==> try-fjord <==
==> flow/design.v (excerpt) <==
module PIPELINE(input clk,
                input rst,
                input btn,
                input on,
                output [31:0] imem_addr,
                input  [31:0] imem_data,
                output [31:0] dmem_addr,
                output [31:0] dmem_wdata,
                output        dmem_we,
                output        dmem_re,
                input  [31:0] dmem_rdata,
                output        wb_we,
                output [4:0]  wb_reg,
                output [31:0] wb_data);
clock: 2.11 ns
lec_check: 0
abc_area: 0
cap_margin: 20
cell_pad_in_sites_detail_placement: 0
core_margin: 2
core_utilization: 56
max_routing_layer: met4
place_density: 0.5
slew_margin: 25
tns_end_percent: 5
run.sh (not shown) runs the stock make flow with config.mk's settings and CLKGATE_MAP_FILE=.
==> try-onyx: changes against try-fjord <==
ABC_AREA = default   (was 0)
CELL_PAD_IN_SITES_DETAIL_PLACEMENT = default   (was 0)
CORE_UTILIZATION = 72   (was 56)
CTS_CLUSTER_DIAMETER = 376   (was default)
CTS_CLUSTER_SIZE = 15   (was default)
MAX_ROUTING_LAYER = default   (was met4)
PLACE_DENSITY = default   (was 0.5)
PLACE_DENSITY_LB_ADDON = 0.07   (was default)
SLEW_MARGIN = 20   (was 25)
TNS_END_PERCENT = default   (was 5)
==> flow/constraint.sdc (replaced) <==
create_clock -name core_clock -period 2.0 [get_ports {clk}]
set_input_delay 0.4000 -clock core_clock [delete_from_list [all_inputs] [get_ports {clk}]]
set_output_delay 0.4000 -clock core_clock [all_outputs]
set_load 0.01 [all_outputs]
==> qor summary <==
quantity                                                                    try-onyx                  try-fjord
Die Span X                                                               318 microns                360 microns
Synthesized instance count                                                      5567                       5567
Die y size                                                               318 microns                360 microns
Synthesized chip area reported by yosys                                  71100 sq um                71100 sq um
Synthesized cell area                                                    71100 sq um                71100 sq um
Post-synthesis cell type with the largest combined area    sky130_fd_sc_hd__edfxtp_1  sky130_fd_sc_hd__edfxtp_1
Sequential area share after synthesis                                          0.545                      0.545
Count of cell types in the netlist                                                85                         85
XOR/XNOR Fraction of Synth Area                                               0.0133                     0.0133
Post-synth tally of flip-flops with integrated enable                            992                        992
Top cell area share                                                            0.419                      0.419
Area of the core region                                                  98100 sq um               126000 sq um
Mean area per synthesized cell                                            12.8 sq um                 12.8 sq um
Most instantiated flip-flop cell in the synthesis netlist  sky130_fd_sc_hd__edfxtp_1  sky130_fd_sc_hd__edfxtp_1
Adder share                                                                   0.0234                     0.0234
Floorplan utilization                                                          0.724                      0.565
IO Port Bufs                                                                     203                        203
#FFs+latches synth                                                              1439                       1439
Chip area                                                               101000 sq um               130000 sq um
Post-synthesis cell count from yosys                                            5567                       5567
Synth Area in Compound Gates                                                   0.111                      0.111
Placer Congestion                                                              0.992                      0.973
Synth Area in Simple Gates                                                    0.0832                     0.0832
Result of the run                                          aborted with a tool error   finished with violations
Stage where the flow stopped                                            3_5_place_dp                          -
Violated checks                                                                    -               setup timing
Number of placement rows                                                         115                        130
Top cell type by instance count after synthesis            sky130_fd_sc_hd__edfxtp_1  sky130_fd_sc_hd__edfxtp_1
Number of top-level design ports                                                 204                        204

---

==> build 68: inputs <==
PIPELINE again, from the RTL that the note above started with.
clock: 4.78 ns
lec_check: 0
cap_margin: 20
core_margin: 2
core_utilization: 72
cts_cluster_size: 32
place_density_lb_addon: 0.0
setup_slack_margin: -0.15
slew_margin: 20
==> build 13 (differences from build 68) <==
--- a/flow/config.mk
+++ b/flow/config.mk
@@ -7,8 +7,5 @@
 export LEC_CHECK = 0
 export CAP_MARGIN = 20
 export CORE_MARGIN = 2
-export CORE_UTILIZATION = 72
-export CTS_CLUSTER_SIZE = 32
-export PLACE_DENSITY_LB_ADDON = 0.0
-export SETUP_SLACK_MARGIN = -0.15
+export CORE_UTILIZATION = 52
 export SLEW_MARGIN = 20
==> flow/constraint.sdc (replaced) <==
create_clock -name core_clock -period 4.15 [get_ports {clk}]
set_input_delay 0.8300 -clock core_clock [delete_from_list [all_inputs] [get_ports {clk}]]
set_output_delay 0.8300 -clock core_clock [all_outputs]
set_load 0.01 [all_outputs]
==> comparison <==
Build 68 stopped in global routing, error ODB-0269. Build 13 completed, yet does not pass: negative setup slack.
Synthesized cell count is the same in build 68 and build 13.
In synthesized area, build 13 and build 68 do not differ.
Of build 13 and build 68, build 13 has the higher die size (gap 38%, measured against build 68).
==> figures <==
                                                                          build 13                build 68
Result of the run                                                  failed layout checks  stopped before the end
Last stage reached                                                               -          global routing
Reasons for failing layout checks                             negative setup slack                       -
Routability congestion estimate                                              0.930                   0.972
Number of placed cells counting well taps                                    7,811                   7,173
Cts bufs inserted                                                              154                     142
Floorplan die area                                                     140,000 um2             101,000 um2
Register area share after synthesis                                          54.5%                   54.5%
Post_cts resized                                                               100                      79
Width of the die                                                            374 um                  318 um
Effective utilization at floorplan                                           52.4%                   72.4%
Number of cell rows                                                            135                     115
Die height                                                                  374 um                  318 um
DPL Wire Length                                                         150,000 um              154,000 um
Placement-stage worst setup slack                                         -1.35 ns               -0.674 ns
Most frequently used cell type in the post-synthesis netlist              edfxtp_1                edfxtp_1
Placed Area                                                             80,400 um2              78,400 um2
Number of setup buffers added after CTS                                         29                      21
Core area                                                              136,000 um2              98,100 um2
